==> design.v <==
module Cfu (
    input               cmd_valid,
    output              cmd_ready,
    input      [9:0]    cmd_payload_function_id,
    input      [31:0]   cmd_payload_inputs_0,
    input      [31:0]   cmd_payload_inputs_1,
    output reg          rsp_valid,
    input               rsp_ready,
    output reg [31:0]   rsp_payload_outputs_0,
    input               reset,
    input               clk
);
    reg signed [31:0] InputOffset, FilterOffset;
    reg signed [31:0] accumulator;  
    reg signed [31:0] acc0, acc1, acc2, acc3;
    reg [31:0] global_input;
    wire [31:0] simd_input = (cmd_payload_function_id[9:3] == 7'd0) ? cmd_payload_inputs_0 : global_input;
    wire [31:0] simd_filter = (cmd_payload_function_id[9:3] == 7'd0) ? cmd_payload_inputs_1 : cmd_payload_inputs_0;
    wire signed [31:0] prod_0, prod_1, prod_2, prod_3;
    assign prod_0 = ($signed(simd_input[7 : 0]) + InputOffset) * ($signed(simd_filter[7 : 0]) + FilterOffset);
    assign prod_1 = ($signed(simd_input[15: 8]) + InputOffset) * ($signed(simd_filter[15: 8]) + FilterOffset);
    assign prod_2 = ($signed(simd_input[23:16]) + InputOffset) * ($signed(simd_filter[23:16]) + FilterOffset);
    assign prod_3 = ($signed(simd_input[31:24]) + InputOffset) * ($signed(simd_filter[31:24]) + FilterOffset);
    wire signed [31:0] sum_prods;
    assign sum_prods = prod_0 + prod_1 + prod_2 + prod_3;
    assign cmd_ready = ~rsp_valid;
    always @(posedge clk) begin
        if (reset) begin
            rsp_payload_outputs_0 <= 32'b0;
            rsp_valid <= 1'b0;
            InputOffset <= 32'd0;
            FilterOffset <= 32'd0;
            accumulator <= 32'd0;
            acc0 <= 32'd0;
            acc1 <= 32'd0;
            acc2 <= 32'd0;
            acc3 <= 32'd0;
            global_input <= 32'd0;
        end else if (rsp_valid) begin
            if (rsp_ready) rsp_valid <= 1'b0;
        end else if (cmd_valid) begin
            rsp_valid <= 1'b1;
            case (cmd_payload_function_id[9:3])
                7'd0: begin
                    accumulator <= accumulator + sum_prods;
                    rsp_payload_outputs_0 <= accumulator;
                end
                7'd1: begin
                    accumulator <= 32'd0;
                    rsp_payload_outputs_0 <= 32'd0;
                end
                7'd2: begin
                    InputOffset <= $signed(cmd_payload_inputs_0);
                    rsp_payload_outputs_0 <= $signed(cmd_payload_inputs_0);
                end
                7'd3: begin
                    FilterOffset <= $signed(cmd_payload_inputs_0);
                    rsp_payload_outputs_0 <= $signed(cmd_payload_inputs_0);
                end
                7'd4: begin
                    rsp_payload_outputs_0 <= accumulator;
                end
                7'd5: begin
                    global_input <= cmd_payload_inputs_0;
                end
                7'd6: begin
                    acc0 <= acc0 + sum_prods;
                end
                7'd7: begin
                    acc1 <= acc1 + sum_prods;
                end
                7'd8: begin
                    acc2 <= acc2 + sum_prods;
                end
                7'd9: begin
                    acc3 <= acc3 + sum_prods;
                end
                7'd10: begin
                    acc0 <= 32'd0;
                    acc1 <= 32'd0;
                    acc2 <= 32'd0;
                    acc3 <= 32'd0;
                end
                7'd11: rsp_payload_outputs_0 <= acc0;
                7'd12: rsp_payload_outputs_0 <= acc1;
                7'd13: rsp_payload_outputs_0 <= acc2;
                7'd14: rsp_payload_outputs_0 <= acc3;
                default: rsp_payload_outputs_0 <= 32'b0;
            endcase
        end
    end
endmodule
==> run.sh <==
#!/bin/bash
# the make line also repeats each setting of config.mk as NAME=value (left out here)
make -C /OpenROAD-flow-scripts/flow DESIGN_CONFIG=/design/flow/config.mk WORK_HOME=/design/flow/orfs CLKGATE_MAP_FILE= finish
==> config.mk <==
export PLATFORM = sky130hd
export DESIGN_NAME = Cfu
export DESIGN_NICKNAME = Cfu
export VERILOG_FILES = /design/flow/design.v
export SDC_FILE = /design/flow/constraint.sdc
export NUM_CORES = 4
export LEC_CHECK = 0
export CAP_MARGIN = 20
export CORE_MARGIN = 2
export CORE_UTILIZATION = 40
export SETUP_SLACK_MARGIN = 3.56
export SLEW_MARGIN = 20
==> constraint.sdc <==
create_clock -name core_clock -period 19.7 [get_ports {clk}]
set_input_delay 3.9400 -clock core_clock [delete_from_list [all_inputs] [get_ports {clk}]]
set_output_delay 3.9400 -clock core_clock [all_outputs]
set_load 0.01 [all_outputs]
==> results.ini, run 1 <==
[grt]
overflow = 0
grt_pass1_vias = 84426
grt_use_total_pct = 32.7
met3_usage_pct = 6.76
grt_pass1_wl_mm = 576
use_met1_pct = 42.7
grt_max_degree = 125
antenna_found_initial = 26
grt.busiest_layer = met2
use_met2_pct = 49.6

[synth]
yosys_warnings = 1
ys_seq_share_pct = 6.06
syn_inst = 11251
yosys.area_share.adder_pct = 50.9
yosys-mux-area-fraction_pct = 0.877
top_cell = inv_1
syn_area_per_cell_um2 = 8.48
topCellsByArea = fa_1 (38%), ha_1 (13%), inv_1 (8.9%)
ys_ff = 289
async_flop_share_pct = 0
ys_sh_xor_pct = 6.49
ys_top_logic_family = adder cells
synth-edff-count = 0
syn-num-nets = 14122
top_area_cell = fa_1
synth_cell_type_count = 97
ff_type = dfxtp_1
synth_chip_area_um2 = 95400
synthDominantCellAreaShare_pct = 38.0
synth_area_um2 = 95400
synthTopCellsByCount = inv_1 (2258), fa_1 (1809), nand2_1 (1507), nor2_1 (1002), ha_1 (984)
yosysCellCount = 11251
synth-simple-area-share_pct = 15.6
ys_sh_aoi_pct = 9.66

[placed_design]
dp_slack_ns = 0.0414
hpwl_mm = 335
portBuffers = 108
place_area_um2 = 103000
place_congestion = 1.00

[timing]
setup_ws_ns = 2.24
slew-limit-headroom_pct = 15.4
final.min_clock_period_ns = 17.46
tns_ns = 0
fin_skew_ns = 0.0193
tightestPinTransition_ns = 1.26
hold_viol_final = 0
drv_slew = 0
rsz0062_at_grt = yes
fmax_ghz = 0.0573
finalSetupViolations = 0
fin_crit_sh_pct = 88.6

[setup_path]
crit_buf_inv = 5
r2r-start = FilterOffset[1]$_SDFFE_PP0P_
slowest_stage = fa_2
worst-path-max-fanout = 9
reg2reg_to = acc0[31]$_SDFFE_PP0P_
ff2ff_path_depth = 43
required_ns = 20.14
arrival_ns = 17.89
slowest_delay_ns = 0.73
crit_path_end = acc0[31]$_SDFFE_PP0P_
cpLargestDelayFamily = adder cells
startpoint_type = primary input
worstSetupEndpointType = flop
rrSetupSlack_ns = 5.37
cp.depth = 50
crit_top_cell = fa_1
startpoint = cmd_payload_function_id[9]
worstSetupPathType = primary input to flop

[drt]
firstDrtPassIters = 9
viasPerCell = 5.60
via_count = 82746
wl_mm = 401
drtIter0Drc = 8604
ant_nets = 0
remaining_drc_errors = 0
wire_per_inst_um = 27.1

[power]
top_power_group = combinational cells
pwr-share-comb_pct = 51.8
total_power_mw = 2.69
swShare_pct = 42.3
intPower_mw = 1.55
clockPowerShare_pct = 26.4
comb_power_mw = 1.39
netSwitchingPower_mw = 1.14
power_frac_seq_pct = 21.9
power.static_leakage_nw = 53.7
ir_worst_vdd_mv = 0.0740
pg_clk_uw = 709
pg_seq_uw = 588
p_per_area_nw_per_um2 = 24.7

[finish]
seq_area_um2 = 5790
comb_area_um2 = 83800
fin_nets = 14447
fillers = 23150
postLayoutCellArea_um2 = 109000
utilization_pct = 45.9
area_growth_pct = 14.4

[clock_network]
numCtsBuffers = 36
cts.reportedPaths.clkPinSlew_ns = 0.06
insertion_delay_ns = 0.56
clk_path_buf_depth = 3
ctsHtreeMaxLevel = 2
cts-hold-fix-buffers = 0
tritoncts = done
root_buffer = clkbuf_16
clock-sinks = 289

[job]
cap_violations = 0
warnings = 44

[status]
status = timing/DRC/antenna clean

[min_path]
hold_class = flop to flop
min_to = global_input[12]$_SDFFE_PP0P_
whs_path_depth = 2
hp-start = global_input[12]$_SDFFE_PP0P_

[die]
ios = 112
core_area_um2 = 238000
die_width_um = 492
rows = 179
die_y_um = 492
core_util_floorplan_pct = 40.1
die_area_um2 = 242000

## routing by layer
layer  share of wire [%]  wire length [um]
met2                  43            173000
met3                 9.8             39300
met1                  39            157000
met5               0.073               294
met4                 7.6             30400
## stage by stage
stage,hold slack (ns),std cells
6_report,0.457,14789
5_1_grt,0.468,14774
4_1_cts,0.453,14680
3_5_place_dp,0.444,14520
3_3_place_gp,0.439,14520
2_1_floorplan,0.433,11251
## timing repair
action,CTS,global route
pin swaps,117,130
endpoints found under the setup margin,86,70
cloned,5,1
setup buffers,93,86
resized,391,345
## area by class of cell
class	count	share of cell area, %
clock inverter	5	0.102
timing repair buffer	680	5.31
multi-input combinational	8308	76.8
inverter	2260	7.78
tap	3167	3.63
timing repair inverter	1	0.00688
sequential	289	5.31
antenna	22	0.0505
clock buffer	57	1.03
==> run 2: changes to the inputs <==
CORE_UTILIZATION = 72   (was 40)
PLACE_DENSITY_LB_ADDON = 0.0   (was default)
SETUP_SLACK_MARGIN = 3.26   (was 3.56)
TNS_END_PERCENT = 5   (was default)
clock period = 11.1 ns   (was 19.7 ns; I/O delays follow)
==> run 2 against run 1 <==
Net effect: synthesized cell count is the same; synthesized area is the same; the flow now stops in global routing (5_1_grt); die area shrank 44%.
==> results.ini, run 2 <==
[status]
status = did not finish
stop_stage = global routing (5_1_grt)
firstError = [ERROR GRT-0116] Global routing finished with congestion. Check the congestion regions in the DRC Viewer.

[synth]
syn_area_per_cell_um2 = 8.48
async_flop_share_pct = 0
ys_seq_share_pct = 6.06
synthTopCellsByCount = inv_1 (2258), fa_1 (1809), nand2_1 (1507), nor2_1 (1002), ha_1 (984)
ys_ff = 289
synth_chip_area_um2 = 95400
topCellsByArea = fa_1 (38%), ha_1 (13%), inv_1 (8.9%)
synth_cell_type_count = 97
top_cell = inv_1
syn-num-nets = 14122
synth-edff-count = 0
ys_sh_aoi_pct = 9.66
yosysCellCount = 11251
yosys_warnings = 1
ys_top_logic_family = adder cells
yosys-mux-area-fraction_pct = 0.877
synth_area_um2 = 95400
syn_inst = 11251
top_area_cell = fa_1
synth-simple-area-share_pct = 15.6
ys_sh_xor_pct = 6.49
ff_type = dfxtp_1
yosys.area_share.adder_pct = 50.9
synthDominantCellAreaShare_pct = 38.0

[placed_design]
portBuffers = 108
place_congestion = 1.29
dp.cells = 14942
hpwl_mm = 345
dp_slack_ns = -5.84

[clock_network]
root_buffer = clkbuf_16
clock-sinks = 289
clk_path_buf_depth = 3
ctsHtreeMaxLevel = 2
numCtsBuffers = 36

[die]
rows = 133
ios = 112
die_area_um2 = 135000
die_width_um = 368
core_util_floorplan_pct = 72.6
core_area_um2 = 131000
die_y_um = 368

[grt]
overflow = 9
grt_use_total_pct = 73.1

[run 2: layer usage]
layer | GRT usage [%] | GRT overflow
met1 | 72.4 | 0
met2 | 90.3 | 2
met3 | 58.5 | 0
met4 | 68.8 | 7
met5 | 37.6 | 0
[run 2: per-stage QoR]
stage | TNS (ns) | cell area (um^2)
after CTS | -305.02 | 119000
after detailed placement | -479.06 | 116000
after global placement | -450.62 | 116000
after floorplan | -247.42 | 95900
[run 2: what timing repair did]
| action | CTS |
|---|---|
| pin swaps | 154 |
| hold buffers | 0 |
| endpoints found under the setup margin | 151 |
| resized | 361 |
| buffers inserted | 37 |
| cloned | 2 |
==> run 3: changes to the inputs <==
CORE_UTILIZATION = 64   (was 72)
CTS_CLUSTER_SIZE = 98   (was default)
PLACE_DENSITY_LB_ADDON = default   (was 0.0)
SETUP_SLACK_MARGIN = default   (was 3.26)
TNS_END_PERCENT = 10   (was 5)
==> run 3 against run 2 <==
Net effect: the layout now fails its checks (negative setup slack); synthesized area is the same; die area up 12%; synthesized cell count unchanged.
==> results.ini, run 3 <==
[setup_path]
r2r-start = InputOffset[1]$_SDFFE_PP0P_
rrSetupSlack_ns = -2.61
slowest_stage = fa_1
crit_top_cell = fa_1
required_ns = 11.60
ff2ff_path_depth = 50
arrival_ns = 16.14
cpLargestDelayFamily = adder cells
worstSetupPathType = primary input to flop
worstSetupEndpointType = flop
slowest_delay_ns = 0.55
reg2reg_to = acc1[31]$_SDFFE_PP0P_
startpoint_type = primary input
crit_buf_inv = 14
crit_path_end = acc1[31]$_SDFFE_PP0P_
startpoint = cmd_payload_function_id[9]
cp.depth = 56
worst-path-max-fanout = 7

[synth]
synth-edff-count = 0
yosysCellCount = 11251
synth-simple-area-share_pct = 15.6
synthTopCellsByCount = inv_1 (2258), fa_1 (1809), nand2_1 (1507), nor2_1 (1002), ha_1 (984)
synth_cell_type_count = 97
ys_ff = 289
ys_sh_aoi_pct = 9.66
async_flop_share_pct = 0
yosys_warnings = 1
syn_inst = 11251
synthDominantCellAreaShare_pct = 38.0
yosys-mux-area-fraction_pct = 0.877
synth_area_um2 = 95400
syn-num-nets = 14122
topCellsByArea = fa_1 (38%), ha_1 (13%), inv_1 (8.9%)
synth_chip_area_um2 = 95400
ys_seq_share_pct = 6.06
ff_type = dfxtp_1
top_area_cell = fa_1
syn_area_per_cell_um2 = 8.48
yosys.area_share.adder_pct = 50.9
ys_top_logic_family = adder cells
top_cell = inv_1
ys_sh_xor_pct = 6.49

[power]
power.static_leakage_nw = 63.2
top_power_group = combinational cells
swShare_pct = 41.6
power_frac_seq_pct = 19.6
netSwitchingPower_mw = 2.21
comb_power_mw = 2.97
pg_seq_mw = 1.04
intPower_mw = 3.10
total_power_mw = 5.32
pwr-share-comb_pct = 55.8
p_per_area_nw_per_um2 = 43.4
pg_clk_mw = 1.31
clockPowerShare_pct = 24.6
ir_worst_vdd_mv = 0.130

[finish]
fin_nets = 16296
seq_area_um2 = 5790
fillers = 9184
utilization_pct = 82.8
comb_area_um2 = 83200
area_growth_pct = 28.4

[status]
status = finished with violations
violations = negative setup slack

[timing]
finalSetupViolations = 130
tightestPinTransition_ns = 1.22
hold_viol_final = 0
setup_ws_ns = -4.54
fin_skew_ns = 0.0399
slew-limit-headroom_pct = 18.6
fmax_ghz = 0.0639
drv_slew = 0
rsz0062_at_grt = yes
fin_crit_sh_pct = 141
final.min_clock_period_ns = 15.64
hold_ws_ns = 0.462

[grt]
overflow = 0
grt_pass1_vias = 98890
grt_use_total_pct = 55.1
grt_pass1_wl_mm = 612
grt_max_degree = 93
antenna_found_initial = 40

[drt]
remaining_drc_errors = 0
ant_nets = 0
wl_mm = 421
firstDrtPassIters = 13
via_count = 96072
viasPerCell = 6.23
drtIter0Drc = 13343
wire_per_inst_um = 27.3

[die]
rows = 141
die_width_um = 390
die_area_um2 = 152000
ios = 112
die_y_um = 390
core_area_um2 = 148000
core_util_floorplan_pct = 64.5

[clock_network]
cts-hold-fix-buffers = 0
clock-sinks = 289
numCtsBuffers = 37
root_buffer = clkbuf_16
insertion_delay_ns = 0.61
tritoncts = done
cts.reportedPaths.clkPinSlew_ns = 0.06
ctsHtreeMaxLevel = 2
clk_path_buf_depth = 3

[job]
warnings = 42
cap_violations = 0

[placed_design]
dp_slack_ns = -5.53
place_congestion = 1.21
hpwl_mm = 351
portBuffers = 108

[min_path]
hold_class = flop to flop
hp-start = global_input[28]$_SDFFE_PP0P_
whs_path_depth = 2
min_to = global_input[28]$_SDFFE_PP0P_

==> run 3: cell type report <==
class,count,share of cell area (%)
Tap cell,1930,1.97
Clock buffer,47,0.803
Timing Repair Buffer,2528,17.3
Clock inverter,20,0.228
Inverter,2260,6.94
Antenna cell,39,0.0797
Sequential cell,289,4.72
Multi-Input combinational cell,8309,67.9
==> run 3: what timing repair did <==
item / CTS / global route
buffers inserted: 65 / 55
endpoints found under the setup margin: 130 / 130
pin swaps: 251 / 171
resized: 407 / 275
cloned: 4 / 1
==> run 3: per-layer routing <==
metal  vias up  GRT usage, %  share of wire [%]
met3      2597          21.1                 15
met1     46385          64.3                 32
met2      7744          79.9                 41
li1      39318             -                  -
met5         -             0              0.054
met4        28          47.2                 12
==> run 3: per-stage QoR <==
stage,instances,setup TNS (ns),instance area [um^2]
after floorplan,11251,-245.64,96000
after global placement,15198,-466.98,117000
after detailed placement,15199,-492.43,117000
after CTS,15331,-299.66,121000
after global routing,15394,-375.09,122000
final,15422,-341.96,122000
==> run 4: changes to the inputs <==
CAP_MARGIN = 0   (was 20)
CELL_PAD_IN_SITES_DETAIL_PLACEMENT = 0   (was default)
CELL_PAD_IN_SITES_GLOBAL_PLACEMENT = 3   (was default)
CORE_UTILIZATION = 42   (was 64)
CTS_CLUSTER_DIAMETER = 129   (was default)
CTS_CLUSTER_SIZE = default   (was 98)
GPL_ROUTABILITY_DRIVEN = 0   (was default)
MIN_ROUTING_LAYER = met1   (was default)
PLACE_DENSITY_LB_ADDON = 0.21   (was default)
SETUP_SLACK_MARGIN = 4.92   (was default)
TNS_END_PERCENT = 50   (was 10)
clock period = 21.9 ns   (was 11.1 ns; I/O delays follow)
==> run 4 against run 3 <==
Net effect: now clean on timing, DRC and antenna; wire length fell by 2.3%; sequential share of layout area rose by 0.63 points; power fell by 56%; combinational power fell by 61%; sequential cell count did not move; first-iteration DRC count fell by 42%; clock power fell by 51%; die area rose by 52%; via count fell by 15%; synthesized area did not move; synthesized cell count did not move; worst hold slack got worse by 0.010 ns; highest routed layer unchanged.
==> results.ini, run 4 <==
[setup_path]
startpoint = cmd_payload_function_id[7]
cpLargestDelayFamily = adder cells
ff2ff_path_depth = 47
reg2reg_to = acc0[31]$_SDFFE_PP0P_
slowest_stage = fa_2
required_ns = 22.36
startpoint_type = primary input
r2r-start = FilterOffset[1]$_SDFFE_PP0P_
worstSetupPathType = primary input to flop
slowest_delay_ns = 0.73
arrival_ns = 18.39
worstSetupEndpointType = flop
cp.depth = 54
crit_buf_inv = 10
crit_path_end = acc0[31]$_SDFFE_PP0P_
rrSetupSlack_ns = 7.44
crit_top_cell = fa_2
worst-path-max-fanout = 8

[placed_design]
dp.cells = 14278
portBuffers = 108
hpwl_mm = 340

[die]
rows = 174
core_area_um2 = 225000
ios = 112
core_util_floorplan_pct = 42.3
die_width_um = 481
die_area_um2 = 231000
die_y_um = 481

[synth]
ys_sh_xor_pct = 6.49
syn-num-nets = 14122
topCellsByArea = fa_1 (38%), ha_1 (13%), inv_1 (8.9%)
synthDominantCellAreaShare_pct = 38.0
synth_chip_area_um2 = 95400
async_flop_share_pct = 0
yosys.area_share.adder_pct = 50.9
syn_area_per_cell_um2 = 8.48
ys_sh_aoi_pct = 9.66
yosysCellCount = 11251
synth_cell_type_count = 97
ys_seq_share_pct = 6.06
top_area_cell = fa_1
synth-simple-area-share_pct = 15.6
yosys_warnings = 1
top_cell = inv_1
synth_area_um2 = 95400
yosys-mux-area-fraction_pct = 0.877
synth-edff-count = 0
ys_ff = 289
ys_top_logic_family = adder cells
syn_inst = 11251
synthTopCellsByCount = inv_1 (2258), fa_1 (1809), nand2_1 (1507), nor2_1 (1002), ha_1 (984)
ff_type = dfxtp_1

[drt]
ant_nets = 0
firstDrtPassIters = 6
remaining_drc_errors = 0
wire_per_inst_um = 28.2
via_count = 81205
wl_mm = 411
drtIter0Drc = 7765
viasPerCell = 5.58

[timing]
fin_skew_ns = 0.0245
hold_ws_ns = 0.452
finalSetupViolations = 0
drv_slew = 0
final.min_clock_period_ns = 17.93
fmax_ghz = 0.0558
slew-limit-headroom_pct = 15.1
hold_viol_final = 0
tightestPinTransition_ns = 1.27
tns_ns = 0
rsz0062_at_grt = yes
fin_crit_sh_pct = 81.9

[clock_network]
numCtsBuffers = 39
root_buffer = clkbuf_16
clk_path_buf_depth = 3
tritoncts = done
clock-sinks = 289
ctsHtreeMaxLevel = 2
cts.reportedPaths.clkPinSlew_ns = 0.06
insertion_delay_ns = 0.58

[power]
netSwitchingPower_mw = 1.01
p_per_area_nw_per_um2 = 21.5
pg_seq_uw = 529
power.static_leakage_nw = 53.4
pg_clk_uw = 636
pwr-share-comb_pct = 50.0
power_frac_seq_pct = 22.7
top_power_group = combinational cells
swShare_pct = 43.3
clockPowerShare_pct = 27.3
intPower_mw = 1.32
ir_worst_vdd_mv = 0.0512
comb_power_mw = 1.16

[grt]
grt_max_degree = 90
grt_use_total_pct = 35.5
grt_pass1_wl_mm = 586
overflow = 0
antenna_found_initial = 27
grt_pass1_vias = 82479

[min_path]
hold_class = flop to flop
whs_path_depth = 2
min_to = global_input[10]$_SDFFE_PP0P_
hp-start = global_input[10]$_SDFFE_PP0P_

[finish]
fin_nets = 14396
area_growth_pct = 13.4
final_cells = 14558

[status]
status = timing/DRC/antenna clean

[job]
warnings = 40
cap_violations = 0

-- run 4: stage by stage --
stage,power [mW],instance area (um^2),setup slack [ns],util [%]
6_report,2.33,108000,3.97,48.0
3_5_place_dp,1.58,102000,1.30,45.3
3_3_place_gp,1.58,102000,1.32,45.3
5_1_grt,2.43,108000,3.64,48.0
4_1_cts,2.30,107000,4.00,47.4
2_1_floorplan,1.17,95700,4.91,-
-- run 4: layout make-up --
cell class                 instances  area (um^2)
fill                           22220       117000
multi-input combinational       8312        83700
inverter                        2260         8500
sequential                       289         5790
timing repair buffer             621         5230
tap                             2992         3740
clock buffer                      58         1120
clock inverter                    12          108
antenna                           12         30.0
timing repair inverter             2         12.5
-- run 4: per-layer routing --
| metal | track usage [%] | up-vias | share of wire (%) |
|---|---|---|---|
| met5 | 0 | - | 0.057 |
| met4 | 20.4 | 20 | 7.3 |
| met3 | 5.24 | 746 | 8.3 |
| met2 | 54.4 | 3429 | 43 |
| met1 | 47.8 | 41538 | 41 |
| li1 | - | 35472 | - |
-- run 4: repair_timing --
item | CTS | global route
endpoints found under the setup margin | 81 | 56
gates cloned | 9 | 2
hold buffers | 0 | 0
buffers inserted | 127 | 60
pin swaps | 141 | 129
resized | 479 | 191
endpoints found under the hold margin | 0 | 0
==> run 5: changes to the inputs <==
CAP_MARGIN = 20   (was 0)
CELL_PAD_IN_SITES_DETAIL_PLACEMENT = default   (was 0)
CELL_PAD_IN_SITES_GLOBAL_PLACEMENT = default   (was 3)
CORE_UTILIZATION = 71   (was 42)
CTS_CLUSTER_DIAMETER = default   (was 129)
GPL_ROUTABILITY_DRIVEN = default   (was 0)
MIN_ROUTING_LAYER = default   (was met1)
PLACE_DENSITY_LB_ADDON = 0.06   (was 0.21)
SETUP_SLACK_MARGIN = 5.0   (was 4.92)
TNS_END_PERCENT = default   (was 50)
clock period = 17.2 ns   (was 21.9 ns; I/O delays follow)
==> run 5 against run 4 <==
Net effect: die area decreased by 41%; final cell count decreased by 0.36%; sequential cell count unchanged; first-iteration DRC count increased by 77%; highest routed layer unchanged; combinational power increased by 58%; count of clock-buffer cells in the layout decreased by 14.
==> results.ini, run 5 <==
[status]
status = timing/DRC/antenna clean

[synth]
top_cell = inv_1
ys_ff = 289
synthDominantCellAreaShare_pct = 38.0
yosys.area_share.adder_pct = 50.9
synth_chip_area_um2 = 95400
syn_inst = 11251
syn_area_per_cell_um2 = 8.48
ys_sh_aoi_pct = 9.66
ys_top_logic_family = adder cells
synth-edff-count = 0
top_area_cell = fa_1
yosysCellCount = 11251
synth-simple-area-share_pct = 15.6
async_flop_share_pct = 0
yosys_warnings = 1
topCellsByArea = fa_1 (38%), ha_1 (13%), inv_1 (8.9%)
ys_sh_xor_pct = 6.49
syn-num-nets = 14122
synth_area_um2 = 95400
synthTopCellsByCount = inv_1 (2258), fa_1 (1809), nand2_1 (1507), nor2_1 (1002), ha_1 (984)
ys_seq_share_pct = 6.06
ff_type = dfxtp_1
yosys-mux-area-fraction_pct = 0.877
synth_cell_type_count = 97

[power]
top_power_group = combinational cells
p_per_area_nw_per_um2 = 28.2
comb_power_mw = 1.83
pg_clk_uw = 729
pwr-share-comb_pct = 56.6
pg_seq_uw = 674
netSwitchingPower_mw = 1.36
ir_worst_vdd_mv = 0.0723
clockPowerShare_pct = 22.5
power_frac_seq_pct = 20.8
power.static_leakage_nw = 58.8
intPower_mw = 1.88
swShare_pct = 41.9

[setup_path]
worstSetupPathType = primary input to flop
startpoint_type = primary input
crit_buf_inv = 10
arrival_ns = 17.41
ff2ff_path_depth = 46
worstSetupEndpointType = flop
cp.depth = 52
slowest_stage = fa_2
slowest_delay_ns = 0.65
required_ns = 17.67
crit_top_cell = fa_2
worst-path-max-fanout = 5
reg2reg_to = acc0[31]$_SDFFE_PP0P_
rrSetupSlack_ns = 3.03
r2r-start = FilterOffset[0]$_SDFFE_PP0P_
cpLargestDelayFamily = adder cells
crit_path_end = acc0[31]$_SDFFE_PP0P_
startpoint = cmd_payload_function_id[9]

[clock_network]
clk_path_buf_depth = 3
ctsHtreeMaxLevel = 1
cts-hold-fix-buffers = 0
cts.reportedPaths.clkPinSlew_ns = 0.07
clock-sinks = 289
insertion_delay_ns = 0.60
root_buffer = clkbuf_16
numCtsBuffers = 31
tritoncts = done

[die]
core_area_um2 = 133000
die_y_um = 371
rows = 134
die_width_um = 371
core_util_floorplan_pct = 71.5
ios = 112
die_area_um2 = 137000

[min_path]
whs_path_depth = 2
hold_class = flop to flop
hp-start = InputOffset[14]$_SDFFE_PP0P_
min_to = InputOffset[14]$_SDFFE_PP0P_

[timing]
slew-limit-headroom_pct = 10.3
setup_ws_ns = 0.260
hold_viol_final = 0
fin_skew_ns = 0.0291
final.min_clock_period_ns = 16.94
tightestPinTransition_ns = 1.34
fin_crit_sh_pct = 98.5
finalSetupViolations = 0
tns_ns = 0
drv_slew = 0
rsz0062_at_grt = yes
fmax_ghz = 0.0590

[placed_design]
place_area_um2 = 110000
hpwl_mm = 323
portBuffers = 108
place_congestion = 1.15
dp_slack_ns = -0.794
dp.cells = 14235

[drt]
wire_per_inst_um = 27.8
firstDrtPassIters = 17
ant_nets = 0
wl_mm = 403
viasPerCell = 6.49
via_count = 94086
drtIter0Drc = 13723
remaining_drc_errors = 0

[grt]
grt_use_total_pct = 58.4
grt_max_degree = 97
overflow = 0
grt_pass1_vias = 96010
grt_pass1_wl_mm = 585
antenna_found_initial = 52

[finish]
area_growth_pct = 20.4
utilization_pct = 86.1
final_cells = 14506
postLayoutCellArea_um2 = 115000
fillers = 7412
fin_nets = 15521

[job]
cap_violations = 0
warnings = 41

[run 5: through the flow]
stage,total power [mW],hold WS (ns)
2_1_floorplan,1.51,0.433
3_3_place_gp,2.21,0.438
3_5_place_dp,2.26,0.447
4_1_cts,3.05,0.457
5_1_grt,3.31,0.485
6_report,3.24,0.458
[run 5: per-layer routing]
| metal | up-vias | GRT usage, % | wire [um] |
|---|---|---|---|
| li1 | 37789 | - | - |
| met1 | 45026 | 64.2 | 123000 |
| met2 | 8299 | 81.7 | 160000 |
| met3 | 2932 | 29.5 | 69200 |
| met4 | 40 | 53.5 | 50400 |
| met5 | - | 2.62 | 547 |
[run 5: layout make-up]
type | instances | area (um^2) | share of cell area, %
Sequential cell | 289 | 5800 | 5.05
Tap cell | 1768 | 2210 | 1.93
Inverter | 2260 | 8500 | 7.40
Clock inverter | 12 | 175 | 0.152
Timing Repair Buffer | 1762 | 14300 | 12.4
Antenna cell | 65 | 163 | 0.142
Multi-Input combinational cell | 8306 | 82900 | 72.1
Clock buffer | 44 | 895 | 0.779
[run 5: timing repair]
action | CTS | global route
hold endpoints to repair | 0 | 0
setup endpoints to repair | 130 | 130
gates resized | 353 | 237
setup buffers | 107 | 40
gates cloned | 2 | 0
pin swaps | 221 | 173
==> run 6: changes to the inputs <==
CORE_UTILIZATION = 72   (was 71)
CTS_CLUSTER_DIAMETER = 332   (was default)
CTS_CLUSTER_SIZE = 99   (was default)
PLACE_DENSITY = 0.39   (was default)
PLACE_DENSITY_LB_ADDON = default   (was 0.06)
SETUP_SLACK_MARGIN = default   (was 5.0)
TNS_END_PERCENT = 5   (was default)
clock period = 12.3 ns   (was 17.2 ns; I/O delays follow)
==> run 6 against run 5 <==
Net effect: synthesized cell count stayed put; synthesized area stayed put; the run now fails in global routing (5_1_grt); die area is 1.4% lower.
==> results.ini, run 6 <==
[die]
die_area_um2 = 135000
rows = 133
die_y_um = 368
core_util_floorplan_pct = 72.6
ios = 112
core_area_um2 = 131000
die_width_um = 368

[synth]
synthTopCellsByCount = inv_1 (2258), fa_1 (1809), nand2_1 (1507), nor2_1 (1002), ha_1 (984)
ys_seq_share_pct = 6.06
async_flop_share_pct = 0
top_cell = inv_1
synth_area_um2 = 95400
ys_sh_aoi_pct = 9.66
synthDominantCellAreaShare_pct = 38.0
top_area_cell = fa_1
synth_cell_type_count = 97
syn_inst = 11251
yosys_warnings = 1
yosys.area_share.adder_pct = 50.9
syn_area_per_cell_um2 = 8.48
syn-num-nets = 14122
synth-edff-count = 0
ys_sh_xor_pct = 6.49
ys_ff = 289
ys_top_logic_family = adder cells
topCellsByArea = fa_1 (38%), ha_1 (13%), inv_1 (8.9%)
synth-simple-area-share_pct = 15.6
yosysCellCount = 11251
yosys-mux-area-fraction_pct = 0.877
synth_chip_area_um2 = 95400
ff_type = dfxtp_1

[placed_design]
hpwl_mm = 342
place_congestion = 1.23
dp_slack_ns = -5.08
portBuffers = 108

[clock_network]
ctsHtreeMaxLevel = 1
clk_path_buf_depth = 3
numCtsBuffers = 6
clock-sinks = 289
root_buffer = clkbuf_16

[grt]
grt_use_total_pct = 85.8
overflow = 886

[status]
stop_stage = global routing (5_1_grt)
firstError = [ERROR GRT-0232] Routing congestion too high. Check the congestion heatmap in the GUI.
status = did not finish

[run 6: metal layers]
layer | overflow | global-route usage (%)
met4 | 273 | 82.4
met5 | 7 | 59.8
met1 | 76 | 85.4
met2 | 473 | 97.2
met3 | 57 | 76.8
[run 6: per-stage QoR]
step,cell area (um^2),std cells
floorplan,95900,11251
global placement,116000,14924
detailed placement,116000,14924
CTS,118000,15003
[run 6: timing repair]
item / in CTS
cloned: 1
hold buffers: 0
gates resized: 394
pin swaps: 186
endpoints found under the hold margin: 0
setup buffers: 71
endpoints found under the setup margin: 120
==> run 7: changes to the inputs <==
CTS_CLUSTER_DIAMETER = default   (was 332)
CTS_CLUSTER_SIZE = default   (was 99)
PLACE_DENSITY = default   (was 0.39)
PLACE_DENSITY_LB_ADDON = 0.18   (was default)
SETUP_SLACK_MARGIN = 2.89   (was default)
TNS_END_PERCENT = default   (was 5)
clock period = 11.0 ns   (was 12.3 ns; I/O delays follow)
==> run 7 against run 6 <==
Net effect: the flow again stops in global routing (5_1_grt); synthesized cell count stayed put; synthesized area did not move; die area did not move.
==> results.ini, run 7 <==
[status]
status = did not finish
stop_stage = global routing (5_1_grt)
firstError = [ERROR GRT-0116] Global routing finished with congestion. Check the congestion regions in the DRC Viewer.

[placed_design]
hpwl_mm = 362
dp.cells = 14948
place_area_um2 = 116000
portBuffers = 108
dp_slack_ns = -6.04
place_congestion = 1.26

[die]
core_util_floorplan_pct = 72.6
ios = 112
core_area_um2 = 131000
die_area_um2 = 135000
die_y_um = 368
rows = 133
die_width_um = 368

[synth]
synthTopCellsByCount = inv_1 (2258), fa_1 (1809), nand2_1 (1507), nor2_1 (1002), ha_1 (984)
top_area_cell = fa_1
topCellsByArea = fa_1 (38%), ha_1 (13%), inv_1 (8.9%)
ys_sh_xor_pct = 6.49
synth_cell_type_count = 97
yosys_warnings = 1
synth_chip_area_um2 = 95400
ys_seq_share_pct = 6.06
async_flop_share_pct = 0
ys_ff = 289
synth-simple-area-share_pct = 15.6
synth_area_um2 = 95400
ys_sh_aoi_pct = 9.66
yosys-mux-area-fraction_pct = 0.877
top_cell = inv_1
synthDominantCellAreaShare_pct = 38.0
ys_top_logic_family = adder cells
yosysCellCount = 11251
syn_area_per_cell_um2 = 8.48
syn-num-nets = 14122
ff_type = dfxtp_1
synth-edff-count = 0
yosys.area_share.adder_pct = 50.9
syn_inst = 11251

[clock_network]
root_buffer = clkbuf_16
numCtsBuffers = 36
clock-sinks = 289
ctsHtreeMaxLevel = 2
clk_path_buf_depth = 3

[grt]
overflow = 4099
grt_use_total_pct = 92.2

[run 7: timing repair]
| action | in CTS |
|---|---|
| hold endpoints to repair | 0 |
| gates cloned | 3 |
| pin swaps | 173 |
| gates resized | 386 |
| buffers inserted | 56 |
| setup endpoints to repair | 150 |
| hold buffers | 0 |
[run 7: per-layer routing]
metal	GRT usage, %	GRT overflow
met1	88.4	195
met2	105	2598
met3	83.0	169
met4	93.4	1113
met5	69.5	24
==> run 8: changes to the inputs <==
CAP_MARGIN = 0   (was 20)
CTS_CLUSTER_DIAMETER = 332   (was default)
CTS_CLUSTER_SIZE = 99   (was default)
PLACE_DENSITY = 0.39   (was default)
PLACE_DENSITY_LB_ADDON = default   (was 0.18)
SETUP_SLACK_MARGIN = default   (was 2.89)
clock period = 14.6 ns   (was 11.0 ns; I/O delays follow)
==> run 8 against run 7 <==
Net effect: the run again fails in global routing (5_1_grt); synthesized cell count unchanged; synthesized area unchanged; die area unchanged.
==> results.ini, run 8 <==
[synth]
yosys-mux-area-fraction_pct = 0.877
synth_chip_area_um2 = 95400
synth-edff-count = 0
ff_type = dfxtp_1
synth_cell_type_count = 97
synthTopCellsByCount = inv_1 (2258), fa_1 (1809), nand2_1 (1507), nor2_1 (1002), ha_1 (984)
async_flop_share_pct = 0
yosys_warnings = 1
syn_area_per_cell_um2 = 8.48
yosys.area_share.adder_pct = 50.9
ys_seq_share_pct = 6.06
ys_ff = 289
top_area_cell = fa_1
ys_sh_xor_pct = 6.49
synth-simple-area-share_pct = 15.6
synth_area_um2 = 95400
syn-num-nets = 14122
synthDominantCellAreaShare_pct = 38.0
yosysCellCount = 11251
ys_top_logic_family = adder cells
top_cell = inv_1
ys_sh_aoi_pct = 9.66
topCellsByArea = fa_1 (38%), ha_1 (13%), inv_1 (8.9%)
syn_inst = 11251

[status]
firstError = [ERROR GRT-0232] Routing congestion too high. Check the congestion heatmap in the GUI.
status = did not finish
stop_stage = global routing (5_1_grt)

[clock_network]
ctsHtreeMaxLevel = 1
cts-hold-fix-buffers = 0
clock-sinks = 289
numCtsBuffers = 6
clk_path_buf_depth = 3
root_buffer = clkbuf_16

[grt]
overflow = 18
grt_use_total_pct = 73.9

[placed_design]
place_area_um2 = 115000
place_congestion = 1.17
dp.cells = 14800
hpwl_mm = 341
portBuffers = 108

[die]
rows = 133
core_util_floorplan_pct = 72.6
die_area_um2 = 135000
ios = 112
die_width_um = 368
die_y_um = 368
core_area_um2 = 131000

-- run 8: layer usage --
layer	GRT usage, %	overflow
met1	73.0	0
met2	93.0	11
met3	56.3	1
met4	74.4	6
met5	25.6	0
-- run 8: what timing repair did --
item                                    4_1_cts
setup buffers                                54
endpoints found under the setup margin       77
pin swaps                                   162
gates resized                               304
gates cloned                                  1
-- run 8: per-stage QoR --
stage / setup TNS [ns] / utilization (%) / setup WS, ns
floorplan: -9.29 / - / -0.785
global placement: -101.42 / 87.2 / -2.56
detailed placement: -131.15 / 87.2 / -2.88
CTS: -32.83 / 88.8 / -1.32
==> run 9: changes to the inputs <==
CAP_MARGIN = 20   (was 0)
CELL_PAD_IN_SITES_GLOBAL_PLACEMENT = 2   (was default)
CORE_MARGIN = 10   (was 2)
CORE_UTILIZATION = 40   (was 72)
CTS_CLUSTER_DIAMETER = default   (was 332)
CTS_CLUSTER_SIZE = default   (was 99)
GPL_TIMING_DRIVEN = 0   (was default)
MAX_ROUTING_LAYER = met4   (was default)
MIN_ROUTING_LAYER = met2   (was default)
PLACE_DENSITY = default   (was 0.39)
SETUP_SLACK_MARGIN = -1.75   (was default)
clock period = 20.0 ns   (was 14.6 ns; I/O delays follow)
==> run 9 against run 8 <==
Net effect: the run again fails in global routing (5_1_grt); synthesized cell count unchanged; die area increased by 91%; synthesized area unchanged.
==> results.ini, run 9 <==
[status]
status = did not finish
stop_stage = global routing (5_1_grt)
firstError = [ERROR GRT-0116] Global routing finished with congestion. Check the congestion regions in the DRC Viewer.

[grt]
grt_use_total_pct = 63.4
overflow = 1

[clock_network]
root_buffer = clkbuf_16
numCtsBuffers = 39
cts-hold-fix-buffers = 0
post_cts_buffers = 0
clock-sinks = 289
ctsHtreeMaxLevel = 2
clk_path_buf_depth = 3

[synth]
synth_chip_area_um2 = 95400
ys_sh_xor_pct = 6.49
ys_top_logic_family = adder cells
syn-num-nets = 14122
ff_type = dfxtp_1
yosysCellCount = 11251
yosys-mux-area-fraction_pct = 0.877
syn_area_per_cell_um2 = 8.48
synth-simple-area-share_pct = 15.6
async_flop_share_pct = 0
top_cell = inv_1
ys_ff = 289
ys_seq_share_pct = 6.06
topCellsByArea = fa_1 (38%), ha_1 (13%), inv_1 (8.9%)
synth_area_um2 = 95400
synthTopCellsByCount = inv_1 (2258), fa_1 (1809), nand2_1 (1507), nor2_1 (1002), ha_1 (984)
top_area_cell = fa_1
synthDominantCellAreaShare_pct = 38.0
ys_sh_aoi_pct = 9.66
yosys_warnings = 1
yosys.area_share.adder_pct = 50.9
synth-edff-count = 0
synth_cell_type_count = 97
syn_inst = 11251

[placed_design]
place_congestion = 1.23
portBuffers = 106
dp.cells = 14566
hpwl_mm = 401

[die]
ios = 112
die_y_um = 508
die_area_um2 = 258000
core_area_um2 = 238000
core_util_floorplan_pct = 40.1
rows = 179
die_width_um = 508

==> run 9: timing repair <==
item                                    in CTS
endpoints found under the setup margin      10
cloned                                       0
gates resized                                6
==> run 9: routing by layer <==
layer	overflow	GRT usage [%]
met1	-	-
met2	0	65.7
met3	1	78.8
met4	0	34.0
met5	-	-
==> run 9: per-stage QoR <==
step	utilization (%)	instance area, um^2	setup WS, ns
after detailed placement	42.9	102000	-3.48
after CTS	43.4	103000	-1.67
after floorplan	-	95400	1.68
after global placement	42.3	100000	-4.22
==> run 10: changes to the inputs <==
ABC_AREA = 1   (was default)
CAP_MARGIN = 30   (was 20)
CELL_PAD_IN_SITES_DETAIL_PLACEMENT = 2   (was default)
CELL_PAD_IN_SITES_GLOBAL_PLACEMENT = default   (was 2)
CORE_MARGIN = 2   (was 10)
CORE_UTILIZATION = 46   (was 40)
CTS_CLUSTER_SIZE = 77   (was default)
PLACE_DENSITY_LB_ADDON = 0.07   (was default)
SETUP_SLACK_MARGIN = 1.86   (was -1.75)
clock period = 12.3 ns   (was 20.0 ns; I/O delays follow)
==> run 10 against run 9 <==
Net effect: the flow stops in detailed placement (3_5_place_dp); die area shrank 15%; synthesized cell count grew 21%; synthesized area grew 4.7%.
==> results.ini, run 10 <==
[status]
status = did not finish
firstError = [ERROR DPL-0033] detailed placement checks failed during check placement.
stop_stage = detailed placement (3_5_place_dp)

[synth]
topCellsByArea = fa_1 (36%), ha_1 (12%), nand2_1 (12%)
syn_area_per_cell_um2 = 7.31
synth_area_um2 = 99900
syn-num-nets = 16537
ff_type = dfxtp_1
async_flop_share_pct = 0
yosys-mux-area-fraction_pct = 0
synth-edff-count = 0
yosys.area_share.adder_pct = 48.6
synth_chip_area_um2 = 99900
ys_seq_share_pct = 5.79
synth-simple-area-share_pct = 22.5
ys_top_logic_family = adder cells
synthTopCellsByCount = nand2_1 (3098), inv_1 (3087), fa_1 (1809), nor2_1 (1476), ha_1 (984)
synthDominantCellAreaShare_pct = 36.3
syn_inst = 13666
ys_sh_aoi_pct = 7.78
top_cell = nand2_1
ys_ff = 289
ys_sh_xor_pct = 2.19
yosysCellCount = 13666
synth_cell_type_count = 68
top_area_cell = fa_1
yosys_warnings = 1

[die]
die_width_um = 470
rows = 171
core_util_floorplan_pct = 46.1
ios = 112
die_y_um = 470
core_area_um2 = 217000
die_area_um2 = 221000

[placed_design]
portBuffers = 107
place_congestion = 1.29

-- run 10: stage by stage --
step | worst slack (ns) | cells | instance area (um^2) | TNS, ns
after global placement | -7.15 | 16627 | 105000 | -681.15
after floorplan | -1.52 | 13666 | 101000 | -67.14
==> run 11: changes to the inputs <==
ABC_AREA = default   (was 1)
CAP_MARGIN = 20   (was 30)
CELL_PAD_IN_SITES_DETAIL_PLACEMENT = default   (was 2)
CORE_UTILIZATION = 72   (was 46)
CTS_CLUSTER_SIZE = default   (was 77)
GPL_TIMING_DRIVEN = default   (was 0)
MAX_ROUTING_LAYER = default   (was met4)
MIN_ROUTING_LAYER = default   (was met2)
PLACE_DENSITY_LB_ADDON = 0.18   (was 0.07)
SETUP_SLACK_MARGIN = 4.81   (was 1.86)
TNS_END_PERCENT = 5   (was default)
clock period = 19.6 ns   (was 12.3 ns; I/O delays follow)
==> run 11 against run 10 <==
Net effect: the run now finishes clean; synthesized cell count decreased by 18%; synthesized area down 4.5%; die area shrank 39%.
==> results.ini, run 11 <==
[status]
status = timing/DRC/antenna clean

[synth]
ys_seq_share_pct = 6.06
syn-num-nets = 14122
yosys.area_share.adder_pct = 50.9
synth-edff-count = 0
ff_type = dfxtp_1
async_flop_share_pct = 0
top_cell = inv_1
top_area_cell = fa_1
synth_chip_area_um2 = 95400
syn_inst = 11251
synthDominantCellAreaShare_pct = 38.0
synth-simple-area-share_pct = 15.6
ys_sh_aoi_pct = 9.66
yosys_warnings = 1
yosysCellCount = 11251
synth_area_um2 = 95400
yosys-mux-area-fraction_pct = 0.877
syn_area_per_cell_um2 = 8.48
ys_top_logic_family = adder cells
synth_cell_type_count = 97
synthTopCellsByCount = inv_1 (2258), fa_1 (1809), nand2_1 (1507), nor2_1 (1002), ha_1 (984)
topCellsByArea = fa_1 (38%), ha_1 (13%), inv_1 (8.9%)
ys_ff = 289
ys_sh_xor_pct = 6.49

[setup_path]
cpLargestDelayFamily = adder cells
worstSetupEndpointType = flop
required_ns = 20.00
slowest_delay_ns = 0.67
ff2ff_path_depth = 48
rrSetupSlack_ns = 5.31
crit_path_end = accumulator[31]$_SDFFE_PP0P_
arrival_ns = 18.20
startpoint = cmd_payload_function_id[9]
crit_top_cell = fa_1
cp.depth = 54
crit_buf_inv = 13
reg2reg_to = accumulator[31]$_SDFFE_PP0P_
worst-path-max-fanout = 17
r2r-start = InputOffset[1]$_SDFFE_PP0P_
worstSetupPathType = primary input to flop
slowest_stage = fa_2
startpoint_type = primary input

[power]
pwr-share-comb_pct = 50.8
comb_power_mw = 1.37
swShare_pct = 42.6
power_frac_seq_pct = 22.0
netSwitchingPower_mw = 1.14
p_per_area_nw_per_um2 = 25.2
clockPowerShare_pct = 27.2
ir_worst_vdd_mv = 0.0717
top_power_group = combinational cells
intPower_mw = 1.54
pg_clk_uw = 730
power.static_leakage_nw = 53.5
pg_seq_uw = 591
total_power_mw = 2.69

[placed_design]
hpwl_mm = 303
place_area_um2 = 101000
place_congestion = 1.10
dp_slack_ns = 0.460
portBuffers = 108

[die]
rows = 133
die_y_um = 368
core_area_um2 = 131000
die_area_um2 = 135000
ios = 112
die_width_um = 368
core_util_floorplan_pct = 72.6

[grt]
grt_max_degree = 85
antenna_found_initial = 39
grt_pass1_vias = 88701
grt_pass1_wl_mm = 547
grt_use_total_pct = 55.2
overflow = 0

[timing]
tns_ns = 0
hold_viol_final = 0
fmax_ghz = 0.0562
finalSetupViolations = 0
fin_skew_ns = 0.0252
fin_crit_sh_pct = 90.8
rsz0062_at_grt = yes
slew-limit-headroom_pct = 9.79
tightestPinTransition_ns = 1.35
hold_ws_ns = 0.458
drv_slew = 0
final.min_clock_period_ns = 17.80
setup_ws_ns = 1.80

[clock_network]
root_buffer = clkbuf_16
numCtsBuffers = 35
ctsHtreeMaxLevel = 2
cts.reportedPaths.clkPinSlew_ns = 0.06
tritoncts = done
clock-sinks = 289
clk_path_buf_depth = 3
insertion_delay_ns = 0.55

[finish]
area_growth_pct = 11.8
comb_area_um2 = 83000
seq_area_um2 = 5790
fin_nets = 14435
fillers = 8325
postLayoutCellArea_um2 = 107000

[job]
cap_violations = 0
warnings = 40

[drt]
firstDrtPassIters = 17
via_count = 88149
drtIter0Drc = 12238
wl_mm = 381
viasPerCell = 6.58
ant_nets = 0
wire_per_inst_um = 28.4
remaining_drc_errors = 0

[min_path]
hp-start = FilterOffset[23]$_SDFFE_PP0P_
min_to = FilterOffset[23]$_SDFFE_PP0P_
whs_path_depth = 2
hold_class = flop to flop

run 11: layout make-up:
class / instances / area share [%]
Multi-Input combinational cell: 8309 / 77.9
Inverter: 2260 / 7.96
Sequential cell: 289 / 5.43
Timing Repair Buffer: 669 / 5.38
Tap cell: 1755 / 2.06
Clock buffer: 47 / 0.959
Clock inverter: 16 / 0.215
Antenna cell: 55 / 0.129
run 11: metal layers:
metal	up-vias	part of all wire, %	track usage (%)
li1	35598	-	-
met1	42515	31	63.8
met2	7436	41	79.2
met3	2560	16	22.7
met4	40	12	47.9
met5	-	0.10	0
run 11: metrics by stage:
stage / utilization (%) / cells
after floorplan: - / 11251
after global placement: 76.5 / 13067
after detailed placement: 76.5 / 13067
after CTS: 79.2 / 13237
after global routing: 81.0 / 13348
final: 81.1 / 13400
run 11: what timing repair did:
item                       4_1_cts  5_1_grt
resized                        284      287
hold buffers                     0        0
setup endpoints to repair      107      106
buffers inserted               103      107
pin swaps                      112      193
cloned                           4        1
==> run 12: changes to the inputs <==
CTS_CLUSTER_SIZE = 99   (was default)
PLACE_DENSITY_LB_ADDON = default   (was 0.18)
SETUP_SLACK_MARGIN = default   (was 4.81)
TNS_END_PERCENT = default   (was 5)
clock period = 14.3 ns   (was 19.6 ns; I/O delays follow)
==> run 12 against run 11 <==
Net effect: the flow now stops in global routing (5_1_grt); synthesized area did not move; die area did not move; synthesized cell count is the same.
==> results.ini, run 12 <==
[synth]
synth-simple-area-share_pct = 15.6
ys_sh_aoi_pct = 9.66
synth_cell_type_count = 97
synth-edff-count = 0
yosys-mux-area-fraction_pct = 0.877
synth_chip_area_um2 = 95400
top_cell = inv_1
yosysCellCount = 11251
synth_area_um2 = 95400
ys_sh_xor_pct = 6.49
synthDominantCellAreaShare_pct = 38.0
yosys_warnings = 1
ys_top_logic_family = adder cells
syn-num-nets = 14122
syn_inst = 11251
top_area_cell = fa_1
synthTopCellsByCount = inv_1 (2258), fa_1 (1809), nand2_1 (1507), nor2_1 (1002), ha_1 (984)
async_flop_share_pct = 0
syn_area_per_cell_um2 = 8.48
topCellsByArea = fa_1 (38%), ha_1 (13%), inv_1 (8.9%)
yosys.area_share.adder_pct = 50.9
ff_type = dfxtp_1
ys_seq_share_pct = 6.06
ys_ff = 289

[status]
status = did not finish
stop_stage = global routing (5_1_grt)
firstError = [ERROR GRT-0232] Routing congestion too high. Check the congestion heatmap in the GUI.

[die]
core_area_um2 = 131000
core_util_floorplan_pct = 72.6
ios = 112
rows = 133
die_width_um = 368
die_area_um2 = 135000
die_y_um = 368

[clock_network]
root_buffer = clkbuf_16
numCtsBuffers = 30
clock-sinks = 289
ctsHtreeMaxLevel = 1
clk_path_buf_depth = 3

[grt]
overflow = 11
grt_use_total_pct = 75.0

[placed_design]
hpwl_mm = 343
dp_slack_ns = -3.46
dp.cells = 14793
portBuffers = 108
place_congestion = 1.20
place_area_um2 = 115000

## run 12: per-layer routing
metal,global-route usage (%),GRT overflow
met2,93.7,5
met1,73.5,0
met3,57.5,2
met4,77.5,4
met5,25.3,0
## run 12: repair_timing
item / CTS
gates resized: 327
endpoints found under the hold margin: 0
buffers inserted: 73
endpoints found under the setup margin: 90
hold buffers: 0
pin swaps: 142
## run 12: metrics by stage
step                      setup TNS [ns]  hold WS [ns]
after floorplan                   -17.84         0.433
after global placement           -137.39         0.439
after detailed placement         -162.25         0.445
after CTS                         -46.61         0.456
==> run 13: changes to the inputs <==
ABC_AREA = 1   (was default)
CAP_MARGIN = 30   (was 20)
CELL_PAD_IN_SITES_DETAIL_PLACEMENT = 2   (was default)
CORE_UTILIZATION = 46   (was 72)
CTS_CLUSTER_SIZE = 25   (was 99)
GPL_TIMING_DRIVEN = 1   (was default)
MAX_ROUTING_LAYER = met4   (was default)
MIN_ROUTING_LAYER = met2   (was default)
PLACE_DENSITY_LB_ADDON = 0.07   (was default)
SETUP_SLACK_MARGIN = 1.86   (was default)
clock period = 16.3 ns   (was 14.3 ns; I/O delays follow)
==> run 13 against run 12 <==
Net effect: the run fails in detailed placement (3_5_place_dp); synthesized cell count up 21%; synthesized area up 4.7%; die area up 63%.
==> results.ini, run 13 <==
[synth]
syn_inst = 13666
async_flop_share_pct = 0
top_cell = nand2_1
synth_cell_type_count = 68
ys_seq_share_pct = 5.79
synth_area_um2 = 99900
synth-simple-area-share_pct = 22.5
topCellsByArea = fa_1 (36%), ha_1 (12%), nand2_1 (12%)
synthTopCellsByCount = nand2_1 (3098), inv_1 (3087), fa_1 (1809), nor2_1 (1476), ha_1 (984)
syn_area_per_cell_um2 = 7.31
top_area_cell = fa_1
ys_sh_aoi_pct = 7.78
synth_chip_area_um2 = 99900
ff_type = dfxtp_1
ys_ff = 289
yosysCellCount = 13666
synth-edff-count = 0
ys_sh_xor_pct = 2.19
yosys-mux-area-fraction_pct = 0
yosys_warnings = 1
synthDominantCellAreaShare_pct = 36.3
ys_top_logic_family = adder cells
syn-num-nets = 16537
yosys.area_share.adder_pct = 48.6

[die]
core_util_floorplan_pct = 46.1
die_y_um = 470
die_width_um = 470
core_area_um2 = 217000
rows = 171
ios = 112
die_area_um2 = 221000

[placed_design]
place_congestion = 1.28
portBuffers = 108

[status]
status = did not finish
stop_stage = detailed placement (3_5_place_dp)
firstError = [ERROR DPL-0033] detailed placement checks failed during check placement.

==> run 13: stage by stage <==
step              instances  hold WS [ns]
global placement      17810         0.447
floorplan             13666         0.434
==> run 14: changes to the inputs <==
CAP_MARGIN = 20   (was 30)
CELL_PAD_IN_SITES_DETAIL_PLACEMENT = default   (was 2)
CORE_UTILIZATION = 71   (was 46)
CTS_CLUSTER_DIAMETER = 240   (was default)
CTS_CLUSTER_SIZE = 22   (was 25)
GPL_TIMING_DRIVEN = default   (was 1)
HOLD_SLACK_MARGIN = 0.27   (was default)
MAX_ROUTING_LAYER = default   (was met4)
MIN_ROUTING_LAYER = met1   (was met2)
PLACE_DENSITY_LB_ADDON = default   (was 0.07)
SETUP_SLACK_MARGIN = 2.36   (was 1.86)
clock period = 11.9 ns   (was 16.3 ns; I/O delays follow)
==> run 14 against run 13 <==
Net effect: the run fails in global routing (5_1_grt); die area down 35%; synthesized area is the same; synthesized cell count is the same.
==> results.ini, run 14 <==
[synth]
yosys-mux-area-fraction_pct = 0
synth_chip_area_um2 = 99900
async_flop_share_pct = 0
syn-num-nets = 16537
ff_type = dfxtp_1
synth_cell_type_count = 68
ys_ff = 289
synthDominantCellAreaShare_pct = 36.3
yosys.area_share.adder_pct = 48.6
yosys_warnings = 1
ys_top_logic_family = adder cells
ys_sh_aoi_pct = 7.78
synth_area_um2 = 99900
synthTopCellsByCount = nand2_1 (3098), inv_1 (3087), fa_1 (1809), nor2_1 (1476), ha_1 (984)
ys_sh_xor_pct = 2.19
synth-simple-area-share_pct = 22.5
syn_inst = 13666
top_area_cell = fa_1
yosysCellCount = 13666
top_cell = nand2_1
topCellsByArea = fa_1 (36%), ha_1 (12%), nand2_1 (12%)
syn_area_per_cell_um2 = 7.31
ys_seq_share_pct = 5.79
synth-edff-count = 0

[die]
core_util_floorplan_pct = 71.6
die_area_um2 = 144000
die_y_um = 379
ios = 112
rows = 137
core_area_um2 = 140000
die_width_um = 379

[clock_network]
cts-hold-fix-buffers = 0
root_buffer = clkbuf_16
numCtsBuffers = 17
clk_path_buf_depth = 3
clock-sinks = 289
ctsHtreeMaxLevel = 1

[placed_design]
dp_slack_ns = -3.54
portBuffers = 108
place_congestion = 1.18
hpwl_mm = 370

[status]
firstError = [ERROR GRT-0116] Global routing finished with congestion. Check the congestion regions in the DRC Viewer.
stop_stage = global routing (5_1_grt)
status = did not finish

[grt]
overflow = 353
grt_use_total_pct = 79.3

-- run 14: metrics by stage --
step	utilization [%]	power (mW)	instances	hold slack (ns)	cell area, um^2
after CTS	91.1	5.67	17923	0.469	127000
after detailed placement	87.7	4.62	17729	0.449	122000
after global placement	87.6	4.46	17728	0.446	122000
after floorplan	-	2.69	13666	0.434	101000
-- run 14: metal layers --
layer  track usage (%)  GRT overflow
met5              49.5             2
met4              77.6           160
met3              66.6            14
met2              93.8           168
met1              78.3             9
-- run 14: what timing repair did --
| action | CTS |
|---|---|
| setup buffers | 168 |
| gates resized | 765 |
| endpoints found under the setup margin | 145 |
| pin swaps | 224 |
| gates cloned | 8 |
==> run 15: changes to the inputs <==
ABC_AREA = 0   (was 1)
CAP_MARGIN = 25   (was 20)
CORE_ASPECT_RATIO = 1.61   (was default)
CORE_UTILIZATION = 63   (was 71)
CTS_CLUSTER_DIAMETER = default   (was 240)
CTS_CLUSTER_SIZE = default   (was 22)
HOLD_SLACK_MARGIN = default   (was 0.27)
MIN_ROUTING_LAYER = met2   (was met1)
PLACE_DENSITY_LB_ADDON = 0.21   (was default)
SETUP_SLACK_MARGIN = 1.8   (was 2.36)
SLEW_MARGIN = 35   (was 20)
clock period = 12.4 ns   (was 11.9 ns; I/O delays follow)
==> run 15 against run 14 <==
Net effect: the flow again stops in global routing (5_1_grt); die area rose by 7.6%; synthesized area decreased by 4.5%; synthesized cell count down 18%.
==> results.ini, run 15 <==
[synth]
yosys.area_share.adder_pct = 50.9
synthTopCellsByCount = inv_1 (2258), fa_1 (1809), nand2_1 (1507), nor2_1 (1002), ha_1 (984)
ys_sh_xor_pct = 6.49
top_area_cell = fa_1
ys_sh_aoi_pct = 9.66
yosys_warnings = 1
yosys-mux-area-fraction_pct = 0.877
synth_chip_area_um2 = 95400
synthDominantCellAreaShare_pct = 38.0
ys_ff = 289
ys_seq_share_pct = 6.06
synth-simple-area-share_pct = 15.6
ys_top_logic_family = adder cells
synth_cell_type_count = 97
synth-edff-count = 0
syn-num-nets = 14122
synth_area_um2 = 95400
topCellsByArea = fa_1 (38%), ha_1 (13%), inv_1 (8.9%)
yosysCellCount = 11251
async_flop_share_pct = 0
ff_type = dfxtp_1
top_cell = inv_1
syn_inst = 11251
syn_area_per_cell_um2 = 8.48

[die]
die_width_um = 311
core_area_um2 = 151000
ios = 112
die_area_um2 = 155000
die_y_um = 498
rows = 181
core_util_floorplan_pct = 63.3

[placed_design]
place_congestion = 1.51
place_area_um2 = 117000
hpwl_mm = 352
portBuffers = 108

[grt]
grt_use_total_pct = 88.7
overflow = 1414

[clock_network]
clk_path_buf_depth = 3
root_buffer = clkbuf_16
clock-sinks = 289
ctsHtreeMaxLevel = 2
numCtsBuffers = 34

[status]
stop_stage = global routing (5_1_grt)
status = did not finish
firstError = [ERROR GRT-0116] Global routing finished with congestion. Check the congestion regions in the DRC Viewer.

## run 15: timing repair
item / 4_1_cts
resized: 343
setup endpoints to repair: 135
gates cloned: 4
pin swaps: 174
setup buffers: 66
hold buffers: 0
hold endpoints to repair: 0
## run 15: metal layers
metal / GRT usage, % / GRT overflow
met1: - / -
met3: 91.2 / 584
met5: 76.7 / 125
met4: 81.2 / 295
met2: 91.6 / 410
## run 15: per-stage QoR
step	hold slack, ns	setup WS, ns	total power [mW]	setup TNS [ns]	cells
floorplan	0.433	-2.55	2.11	-128.57	11251
global placement	0.438	-4.49	3.26	-326.50	15227
detailed placement	0.446	-4.92	3.34	-353.96	15227
CTS	0.454	-3.38	4.49	-203.67	15356
==> run 16: changes to the inputs <==
ABC_AREA = 1   (was 0)
CAP_MARGIN = 20   (was 25)
CORE_ASPECT_RATIO = default   (was 1.61)
CORE_UTILIZATION = 72   (was 63)
CTS_CLUSTER_DIAMETER = 399   (was default)
CTS_CLUSTER_SIZE = 10   (was default)
MIN_ROUTING_LAYER = default   (was met2)
PLACE_DENSITY_LB_ADDON = 0.07   (was 0.21)
SETUP_SLACK_MARGIN = default   (was 1.8)
SLEW_MARGIN = 20   (was 35)
TNS_END_PERCENT = 5   (was default)
clock period = 5.89 ns   (was 12.4 ns; I/O delays follow)
==> run 16 against run 15 <==
Net effect: the flow again stops in global routing (5_1_grt); synthesized area grew 4.7%; die area decreased by 8.4%; synthesized cell count rose by 21%.
==> results.ini, run 16 <==
[clock_network]
clock-sinks = 289
numCtsBuffers = 34
ctsHtreeMaxLevel = 2
root_buffer = clkbuf_16
clk_path_buf_depth = 3

[die]
die_y_um = 376
core_util_floorplan_pct = 72.6
ios = 112
die_width_um = 376
core_area_um2 = 137000
rows = 136
die_area_um2 = 142000

[synth]
ff_type = dfxtp_1
yosys-mux-area-fraction_pct = 0
topCellsByArea = fa_1 (36%), ha_1 (12%), nand2_1 (12%)
ys_sh_aoi_pct = 7.78
synth_cell_type_count = 68
syn-num-nets = 16537
syn_area_per_cell_um2 = 7.31
synth_area_um2 = 99900
yosysCellCount = 13666
ys_sh_xor_pct = 2.19
synthDominantCellAreaShare_pct = 36.3
synth_chip_area_um2 = 99900
async_flop_share_pct = 0
ys_ff = 289
ys_seq_share_pct = 5.79
synthTopCellsByCount = nand2_1 (3098), inv_1 (3087), fa_1 (1809), nor2_1 (1476), ha_1 (984)
syn_inst = 13666
synth-edff-count = 0
top_area_cell = fa_1
yosys_warnings = 1
yosys.area_share.adder_pct = 48.6
synth-simple-area-share_pct = 22.5
ys_top_logic_family = adder cells
top_cell = nand2_1

[grt]
grt_use_total_pct = 88.7
overflow = 3128

[placed_design]
hpwl_mm = 396
place_congestion = 1.28
dp_slack_ns = -8.69
portBuffers = 108

[status]
stop_stage = global routing (5_1_grt)
firstError = [ERROR GRT-0116] Global routing finished with congestion. Check the congestion regions in the DRC Viewer.
status = did not finish

## run 16: per-stage QoR
step / cells / power [mW] / hold slack [ns] / cell area (um^2)
detailed placement: 17741 / 9.33 / 0.452 / 123000
CTS: 17798 / 11.5 / 0.461 / 125000
global placement: 17741 / 8.89 / 0.449 / 123000
floorplan: 13666 / 5.41 / 0.434 / 101000
## run 16: repair_timing
item                                   CTS
cloned                                   2
endpoints found under the hold margin    0
buffers inserted                        17
setup endpoints to repair              155
resized                                253
pin swaps                               39
hold buffers                             0
## run 16: routing by layer
layer  overflow  GRT usage [%]
met4        885           91.2
met3        124           77.7
met1        135           85.3
met2       1969            103
met5         15           61.2
==> run 17: changes to the inputs <==
CTS_CLUSTER_DIAMETER = default   (was 399)
PLACE_DENSITY_LB_ADDON = default   (was 0.07)
clock period = 6.55 ns   (was 5.89 ns; I/O delays follow)
==> run 17 against run 16 <==
Net effect: the flow again stops in global routing (5_1_grt); die area unchanged; synthesized cell count stayed put; synthesized area did not move.
==> results.ini, run 17 <==
[synth]
yosys.area_share.adder_pct = 48.6
top_cell = nand2_1
synth-edff-count = 0
ys_sh_xor_pct = 2.19
synth-simple-area-share_pct = 22.5
syn_area_per_cell_um2 = 7.31
ys_sh_aoi_pct = 7.78
yosys-mux-area-fraction_pct = 0
topCellsByArea = fa_1 (36%), ha_1 (12%), nand2_1 (12%)
ff_type = dfxtp_1
top_area_cell = fa_1
synth_area_um2 = 99900
ys_top_logic_family = adder cells
yosys_warnings = 1
async_flop_share_pct = 0
synthDominantCellAreaShare_pct = 36.3
syn-num-nets = 16537
synth_chip_area_um2 = 99900
ys_seq_share_pct = 5.79
synth_cell_type_count = 68
ys_ff = 289
yosysCellCount = 13666
synthTopCellsByCount = nand2_1 (3098), inv_1 (3087), fa_1 (1809), nor2_1 (1476), ha_1 (984)
syn_inst = 13666

[die]
core_util_floorplan_pct = 72.6
rows = 136
core_area_um2 = 137000
ios = 112
die_area_um2 = 142000
die_y_um = 376
die_width_um = 376

[status]
firstError = [ERROR GRT-0116] Global routing finished with congestion. Check the congestion regions in the DRC Viewer.
status = did not finish
stop_stage = global routing (5_1_grt)

[clock_network]
clk_path_buf_depth = 3
root_buffer = clkbuf_16
numCtsBuffers = 35
cts-hold-fix-buffers = 0
clock-sinks = 289
ctsHtreeMaxLevel = 2

[placed_design]
dp.cells = 17771
dp_slack_ns = -8.30
place_congestion = 1.27
hpwl_mm = 388
portBuffers = 108

[grt]
grt_use_total_pct = 94.5
overflow = 8035

[run 17: repair_timing]
| item | CTS |
|---|---|
| hold endpoints to repair | 0 |
| endpoints found under the setup margin | 155 |
| setup buffers | 70 |
| pin swaps | 125 |
| gates resized | 522 |
| cloned | 5 |
[run 17: routing by layer]
layer	GRT usage, %	overflow
met3	88.4	978
met5	79.5	138
met2	106	3953
met4	84.6	1528
met1	93.9	1438
[run 17: per-stage QoR]
step	area (um^2)	setup TNS [ns]
3_3_place_gp	124000	-946.30
4_1_cts	128000	-759.93
2_1_floorplan	101000	-683.06
3_5_place_dp	124000	-988.24
Power is estimated from default activity; no workload was simulated.
